== main ==
Design fpadder, start of the top module:
module fpadder (output logic [31:0] sum, output logic ready,
                input logic [31:0] a, input logic clock, nreset);
Size: ~2,800 cells after synthesis, roughly 67 I/O pins, roughly 0.017 mm^2 of cells after synthesis.
Settings: LEC_CHECK=0, ABC_AREA=1, CAP_MARGIN=35, CELL_PAD_IN_SITES_DETAIL_PLACEMENT=2, CELL_PAD_IN_SITES_GLOBAL_PLACEMENT=0, CORE_MARGIN=9, CORE_UTILIZATION=28, CTS_CLUSTER_DIAMETER=249, CTS_CLUSTER_SIZE=31, GPL_ROUTABILITY_DRIVEN=0, GPL_TIMING_DRIVEN=0, MIN_ROUTING_LAYER=met1, PLACE_DENSITY=0.87, SLEW_MARGIN=20, TNS_END_PERCENT=30; clock period 7.3 ns.
run.sh (not shown) runs the stock make flow with config.mk's settings and CLKGATE_MAP_FILE=.
Run status, main: aborted in global routing (5_1_grt), error GRT-0116
### main -> the feature branch
- a deleted CTS_CLUSTER_SIZE that had been 31
- a change of CORE_UTILIZATION from 28 to 58
- a deleted MIN_ROUTING_LAYER that had been met1
- a deleted GPL_TIMING_DRIVEN that had been 0
- a deleted TNS_END_PERCENT that had been 30
- a deleted GPL_ROUTABILITY_DRIVEN that had been 0
- a change of CORE_MARGIN from 9 to 2
- a deleted ABC_AREA that had been 1
- a change of CAP_MARGIN from 35 to 20
- a deleted CTS_CLUSTER_DIAMETER that had been 249
- a deleted PLACE_DENSITY that had been 0.87
- a deleted CELL_PAD_IN_SITES_DETAIL_PLACEMENT that had been 2
- a deleted CELL_PAD_IN_SITES_GLOBAL_PLACEMENT that had been 0
- a change of the clock period (ns, I/O delays scaled along) from 7.3 to 8.51
==> results <==
- The feature branch has cell count after placement below what main had.
- main and the feature branch ended up with nearly the same async set or reset register ratio after synthesis.
- Every stage of the flow completed for the feature branch, and the final layout passed the timing, design-rule and antenna checks.
- Sort main and the feature branch by die area, descending, and main comes first.

---

Setup of run 1:
Starting RTL as in the previous note.
Settings: LEC_CHECK=0, CAP_MARGIN=40, CELL_PAD_IN_SITES_GLOBAL_PLACEMENT=0, CORE_MARGIN=2, CORE_UTILIZATION=61, GPL_ROUTABILITY_DRIVEN=1, MIN_ROUTING_LAYER=met1, SETUP_SLACK_MARGIN=1.84, SLEW_MARGIN=20, TNS_END_PERCENT=5; clock period 7.08 ns.
Run 1: flow completed, timing, DRC and antenna clean
Here is what was changed in the inputs of run 2 compared with run 1.
- clearing MIN_ROUTING_LAYER, which used to be met1
- clearing GPL_ROUTABILITY_DRIVEN, which used to be 1
- swapping 61 for 40 in CORE_UTILIZATION
- clearing CELL_PAD_IN_SITES_GLOBAL_PLACEMENT, which used to be 0
- clearing TNS_END_PERCENT, which used to be 5
- clearing SETUP_SLACK_MARGIN, which used to be 1.84
- swapping 40 for 20 in CAP_MARGIN
- swapping 7.08 for 20.0 in the clock period (ns, I/O delays scaled along)
Findings:
- The final layout from run 2, which completed every stage, passed the timing, design-rule and antenna checks at the end of the flow.
- The number of gates resized after CTS of run 2 falls short of that of run 1 by 72.
- Area used by sequential logic in the layout: run 2 vs run 1 — no meaningful difference
- Delta (run 2 minus run 1): final-stage net count shows a reduction of 112; switching part of the total power shows a reduction of 3.1 points; worst setup slack after layout shows an increase of 10.27 ns; fraction of met1 tracks used by global routing shows a reduction of 16 points.
- Critical path launch point = m[26]: run 1; critical path launch point = m[23]: run 2
- First-pass GRT wire length in run 2 vs run 1: down about 1.4%
- Looking at combinational fraction of the cell area, run 2 sits 1.1 points above run 1.
- Run 2 drops fewer vias than run 1.
- Of run 1 and run 2, the lower sum of internal, switching and leakage power belongs to run 2.
Setup changes, run 2 to run 3
- a change of CORE_UTILIZATION from 40 to 66
- an added SETUP_SLACK_MARGIN of 1.73
- a change of the clock period (ns, I/O delays scaled along) from 20.0 to 6.84
### Flow results
- The flow for run 3 finished, though final verification flagged negative setup slack.
- Diff run 2 -> run 3 | total number of cells along the worst setup path | increase of 3.4%
- As far as area taken by flip-flops and latches is concerned, run 2 and run 3 perform about the same.
- Sequential cell fraction of total power was lower in the run labelled run 3.
- Of run 3 and run 2, run 3 shows the higher depth of the most critical reg-to-reg path, with run 2 below it.
- The core of run 3 is more densely filled than that of run 2.
- Buffer depth of the longest clock path: run 2 vs run 3 identical
- Per the comparison of run 3 with run 2, flip-flop count stayed essentially flat; non-clock buffer total of the final layout rose by 130; post-route cell area rose by 2000 µm².
What run 4 does differently from run 3 at the input level:
- SETUP_SLACK_MARGIN no longer set, was 1.73
- CORE_UTILIZATION now 26, was 66
- the clock period (ns, I/O delays scaled along) now 9.53, was 6.84
[summary]
Every stage of the flow completed for run 4, and the final layout passed the timing, design-rule and antenna checks.
Cmp run 4 vs run 3: worst hold margin lower in run 4
In the tables for run 3 and run 4, share of the clock period used by the worst path reads higher with run 3.
Comparing run 3 and run 4, register-to-register slack is lower on run 3.
[diff] cell area, run 4 relative to run 3: improvement
#### Input delta (run 5 over run 4)
- putting GPL_TIMING_DRIVEN at 0 where nothing was set
- putting TNS_END_PERCENT at 35 where nothing was set
- putting ABC_AREA at 1 where nothing was set
- putting CTS_CLUSTER_DIAMETER at 377 where nothing was set
- putting GPL_ROUTABILITY_DRIVEN at 0 where nothing was set
- putting CELL_PAD_IN_SITES_GLOBAL_PLACEMENT at 2 where nothing was set
- swapping 26 for 40 in CORE_UTILIZATION
- swapping 9.53 for 20.0 in the clock period (ns, I/O delays scaled along)
==> results <==
Between run 5 and run 4, it is run 5 whose data arrival time at the worst-slack endpoint is lower, by 0.07 ns. When run 5 is measured against run 4, its non-clock buffer count turns out 131 higher. Max area share of fa/ha/maj cells after synthesis across run 4 and run 5: run 5. Run 5 against run 4; power per cell area is down by more than half.

---

Starting RTL as in the previous note.
Settings: LEC_CHECK=0, ABC_AREA=1, CAP_MARGIN=30, CELL_PAD_IN_SITES_GLOBAL_PLACEMENT=2, CORE_MARGIN=2, CORE_UTILIZATION=18, CTS_CLUSTER_DIAMETER=377, GPL_ROUTABILITY_DRIVEN=1, GPL_TIMING_DRIVEN=0, SLEW_MARGIN=20, TNS_END_PERCENT=35; clock period 20.0 ns.
The starting point completed without violations.
Change:
CELL_PAD_IN_SITES_DETAIL_PLACEMENT = 2   (was unset)
CORE_ASPECT_RATIO = 0.54   (was unset)
GPL_ROUTABILITY_DRIVEN = 0   (was 1)
The new run ran to the end with no violations; combinational power increases by about 3%; sequential power stays flat; final cell count came out higher by 0.46%; sequential cell count is unchanged; via count came out higher by 7.6%; global-route usage rises by 3.4 points; clock skew barely changes.
Change:
ABC_AREA = 0   (was 1)
CAP_MARGIN = 5   (was 30)
CORE_UTILIZATION = 51   (was 18)
Result: Now the flow failed in global placement (3_3_place_gp) (GPL-0301). Synthesized area grows by 1.9%. Synthesized cell count drops by 15%. Die area is lower by 63%.
Change:
ABC_AREA = unset   (was 0)
CAP_MARGIN = 15   (was 5)
CELL_PAD_IN_SITES_DETAIL_PLACEMENT = unset   (was 2)
CELL_PAD_IN_SITES_GLOBAL_PLACEMENT = unset   (was 2)
CORE_ASPECT_RATIO = unset   (was 0.54)
CORE_UTILIZATION = 70   (was 51)
CTS_CLUSTER_DIAMETER = unset   (was 377)
CTS_CLUSTER_SIZE = 36   (was unset)
GPL_ROUTABILITY_DRIVEN = unset   (was 0)
GPL_TIMING_DRIVEN = unset   (was 0)
HOLD_SLACK_MARGIN = -0.05   (was unset)
SETUP_SLACK_MARGIN = 3.43   (was unset)
TNS_END_PERCENT = unset   (was 35)
clock period = 11.8 ns   (was 20.0 ns; I/O delays follow)
=>
- The changed run ran to the end with no violations
- area after synthesis stays the same
- synthesized cell count is unchanged
- die area came out lower by a quarter to a third

---

Setup of amber:
fpadder again, from the RTL that the note above started with.
clock: 6.47 ns
lec_check: 0
abc_area: 1
cap_margin: 25
core_aspect_ratio: 0.74
core_margin: 2
core_utilization: 24
cts_cluster_diameter: 229
cts_cluster_size: 49
gpl_routability_driven: 0
min_routing_layer: met1
place_density_lb_addon: 0.09
setup_slack_margin: -0.1
slew_margin: 25
tns_end_percent: 45
Edits applied to the flow inputs when going from amber to raven:
- GPL_ROUTABILITY_DRIVEN: 0 -> 1
- ABC_AREA: 1 -> unset
- CTS_CLUSTER_DIAMETER: 229 -> unset
- CTS_CLUSTER_SIZE: 49 -> unset
- SETUP_SLACK_MARGIN: -0.1 -> 0.86
- CELL_PAD_IN_SITES_GLOBAL_PLACEMENT: unset -> 0
- PLACE_DENSITY_LB_ADDON: 0.09 -> unset
- CAP_MARGIN: 25 -> 40
- CORE_ASPECT_RATIO: 0.74 -> unset
- CORE_UTILIZATION: 24 -> 66
- TNS_END_PERCENT: 45 -> 85
- SLEW_MARGIN: 25 -> 20
- the clock period (ns, I/O delays scaled along): 6.47 -> 7.11
Findings:
raven completed end to end with timing, DRC and antenna clean. raven: routed length on met2 is 1.7% lower than what amber reported. Comparing raven and amber, the higher and-or/or-and share of the synthesized area is on raven. Highest-utilization routing layer at the global route stage: met2 -> raven, met1 -> amber. Delta (raven minus amber): synthesized cell count went down; actual transition at the worst max-transition pin saw a decrease; proportion of cell area occupied by registers increased 0.31 points. End point of the critical path = sum_manti[16]: amber; end point of the critical path = sum_manti[22]: raven.
For lagoon, these inputs were changed with respect to raven:
- setting CTS_CLUSTER_DIAMETER to 400 for the first time
- setting CORE_ASPECT_RATIO to 0.5 for the first time
- changing SETUP_SLACK_MARGIN from 0.86 to 0.17
- setting CTS_CLUSTER_SIZE to 100 for the first time
- changing CORE_UTILIZATION from 66 to 29
- changing TNS_END_PERCENT from 85 to 40
- changing the clock period (ns, I/O delays scaled along) from 7.11 to 10.5
[summary]
Post-route worst setup slack improves in lagoon relative to raven.
Maximum vdd drop: raven and lagoon compared, lower one is lagoon
Looking at library cell contributing the largest single delay on the critical path, the sky130_fd_sc_hd__dfrtp_1 result is from raven; the sky130_fd_sc_hd__nand2_2 one comes from lagoon.
| minimum clock period | lagoon vs raven | worse |
#### Input delta (harbor over lagoon)
- setting PLACE_DENSITY to 0.41 for the first time
- removing CELL_PAD_IN_SITES_GLOBAL_PLACEMENT (formerly 0)
- setting ABC_AREA to 1 for the first time
- changing TNS_END_PERCENT from 40 to 10
- removing MIN_ROUTING_LAYER (formerly met1)
- removing GPL_ROUTABILITY_DRIVEN (formerly 1)
- changing SETUP_SLACK_MARGIN from 0.17 to -1.31
- changing CTS_CLUSTER_DIAMETER from 400 to 386
- changing CORE_UTILIZATION from 29 to 72
- changing the clock period (ns, I/O delays scaled along) from 10.5 to 15.6
## What came out
- lagoon: no failed stages, no open violations at the end
- harbor went all the way through the flow, and no timing, DRC or antenna check failed.
- The lower area figure in the yosys stat output came out of harbor.
- harbor vs lagoon — mean instance size in the synthesized netlist dropped by more than 10%
- Against lagoon, harbor reports a sequential area share after synthesis that is higher.
- Setup slack of the critical path after layout: harbor better than lagoon
- Higher growth of design area from synthesis to finish was reported by lagoon, not harbor.
- harbor against lagoon: internal power lost about 30%; routed wire length lost 6.7%; post-synthesis cell count picked up an extra 17%; minimum clock period lost 350 ps.

---

oak:
Starting RTL as in the previous note.
export LEC_CHECK = 0
export CAP_MARGIN = 20
export CORE_MARGIN = 8
export CORE_UTILIZATION = 60
export CTS_CLUSTER_DIAMETER = 59
export GPL_TIMING_DRIVEN = 1
export HOLD_SLACK_MARGIN = 0.16
export PLACE_DENSITY = 0.36
export SETUP_SLACK_MARGIN = 1.96
export SLEW_MARGIN = 20
export TNS_END_PERCENT = 60
create_clock -name core_clock -period 7.05 [get_ports {clock}]
Per the final summary, oak finished and its layout is clean on timing, DRC and antenna.
Changes in pine relative to oak:
# oak
export LEC_CHECK = 0
export CAP_MARGIN = 20
export CORE_MARGIN = 8
export CORE_UTILIZATION = 60
export CTS_CLUSTER_DIAMETER = 59
export GPL_TIMING_DRIVEN = 1
export HOLD_SLACK_MARGIN = 0.16
export PLACE_DENSITY = 0.36
export SETUP_SLACK_MARGIN = 1.96
export SLEW_MARGIN = 20
export TNS_END_PERCENT = 60
create_clock -name core_clock -period 7.05 [get_ports {clock}]
# pine
export LEC_CHECK = 0
export CAP_MARGIN = 20
export CORE_MARGIN = 2
export CORE_UTILIZATION = 40
export SLEW_MARGIN = 20
create_clock -name core_clock -period 9.53 [get_ports {clock}]
Findings:
- Both conditions hold for pine: the flow ran to the end and the final layout passed the timing, design-rule and antenna checks.
- Clock insertion delay at the later pin of the skew report, pine and oak: lower on oak
- In pine relative to oak, tally of non-filler cells in the final layout had gone up by a few percent.
- Global-route wire length before repair, pine vs oak: down by a few percent
- Length of routed wiring on met1 (pine vs. oak) increases by more than 10%
- [compare] base=oak new=pine: worst reg-to-reg setup slack increased 580 ps; post-synth net total essentially unchanged; required time at the worst-slack endpoint increased 2520 ps; met2 global-route usage decreased 14 points.
- Of the two values seen for critical path capture point, sum_manti[19] was produced by pine and sum_manti[22] by oak.
- The final instance area reported for pine is smaller than that of oak by 9.5%.
Inputs modified between pine and birch:
# pine
export LEC_CHECK = 0
export CAP_MARGIN = 20
export CORE_MARGIN = 2
export CORE_UTILIZATION = 40
export SLEW_MARGIN = 20
create_clock -name core_clock -period 9.53 [get_ports {clock}]
# birch
export LEC_CHECK = 0
export CAP_MARGIN = 20
export CORE_MARGIN = 2
export CORE_UTILIZATION = 64
export SETUP_SLACK_MARGIN = 1.62
export SLEW_MARGIN = 20
export TNS_END_PERCENT = 5
create_clock -name core_clock -period 8.51 [get_ports {clock}]
==> results <==
Lower overall die height among pine and birch: birch. Via count (birch vs. pine) increases by more than 10%. birch vs pine: worst stage delay on the critical path down in birch. birch against pine: power per cell area went up, maximum clock rate went up. birch went all the way through synthesis, placement and routing and the layout is clean on timing, DRC and antenna. Going from pine to birch, share of cell area taken by flip-flops and latches moved down; length of routed met2 wiring moved down; number of buffer and inverter stages on the critical path moved up.
The following lists how maple was set up differently from birch:
# birch
export LEC_CHECK = 0
export CAP_MARGIN = 20
export CORE_MARGIN = 2
export CORE_UTILIZATION = 64
export SETUP_SLACK_MARGIN = 1.62
export SLEW_MARGIN = 20
export TNS_END_PERCENT = 5
create_clock -name core_clock -period 8.51 [get_ports {clock}]
# maple
export LEC_CHECK = 0
export CAP_MARGIN = 20
export CORE_MARGIN = 2
export CORE_UTILIZATION = 64
export SETUP_SLACK_MARGIN = 3.43
export SLEW_MARGIN = 20
create_clock -name core_clock -period 13.6 [get_ports {clock}]
Notes after the runs:
Summary: with birch as the reference, worst reg-to-reg path cell count in maple moved down by more than 10%. Setup slack in maple is larger than in birch. birch → maple: hold slack fell by 3.7 ps; site row count was more or less identical. maple vs. birch: total area of sequential cells held steady; count of filler cells inserted in the layout grew by about 8%; cell count shrank by 1.7%.
Edits applied to the flow inputs when going from maple to cedar:
# maple
export LEC_CHECK = 0
export CAP_MARGIN = 20
export CORE_MARGIN = 2
export CORE_UTILIZATION = 64
export SETUP_SLACK_MARGIN = 3.43
export SLEW_MARGIN = 20
create_clock -name core_clock -period 13.6 [get_ports {clock}]
# cedar
export LEC_CHECK = 0
export ABC_AREA = 1
export CAP_MARGIN = 20
export CORE_MARGIN = 7
export CORE_UTILIZATION = 40
export CTS_CLUSTER_DIAMETER = 385
export CTS_CLUSTER_SIZE = 93
export PLACE_DENSITY = 0.5
export SETUP_SLACK_MARGIN = -1.57
export SLEW_MARGIN = 20
export TNS_END_PERCENT = 20
create_clock -name core_clock -period 20.0 [get_ports {clock}]
==> comparison <==
- Per the final summary, cedar finished and its layout is clean on timing, DRC and antenna.
- cedar against maple: number of different library cells in the post-synthesis netlist -22, number of cells in the finished layout apart from fillers +about 24%, depth of the CTS H-tree ~0 delta, net count after synthesis +about 16%.
- Diff maple -> cedar | design area | decrease of 120 um2
- Total stage count of the critical path, cedar and maple: higher on cedar
- Number of global-route vias before repair went up by a few percent going from maple to cedar.
- Largest stage delay on the critical path: cedar vs maple up 70 ps
- Max first-pass GRT wire length across cedar and maple: cedar
- Compared to maple, cedar has pin count of the biggest net entering global routing 2 higher.
- Layout overhead on the synthesized area for cedar: 1.4 points up relative to maple
Power is estimated from default activity; no workload was simulated.
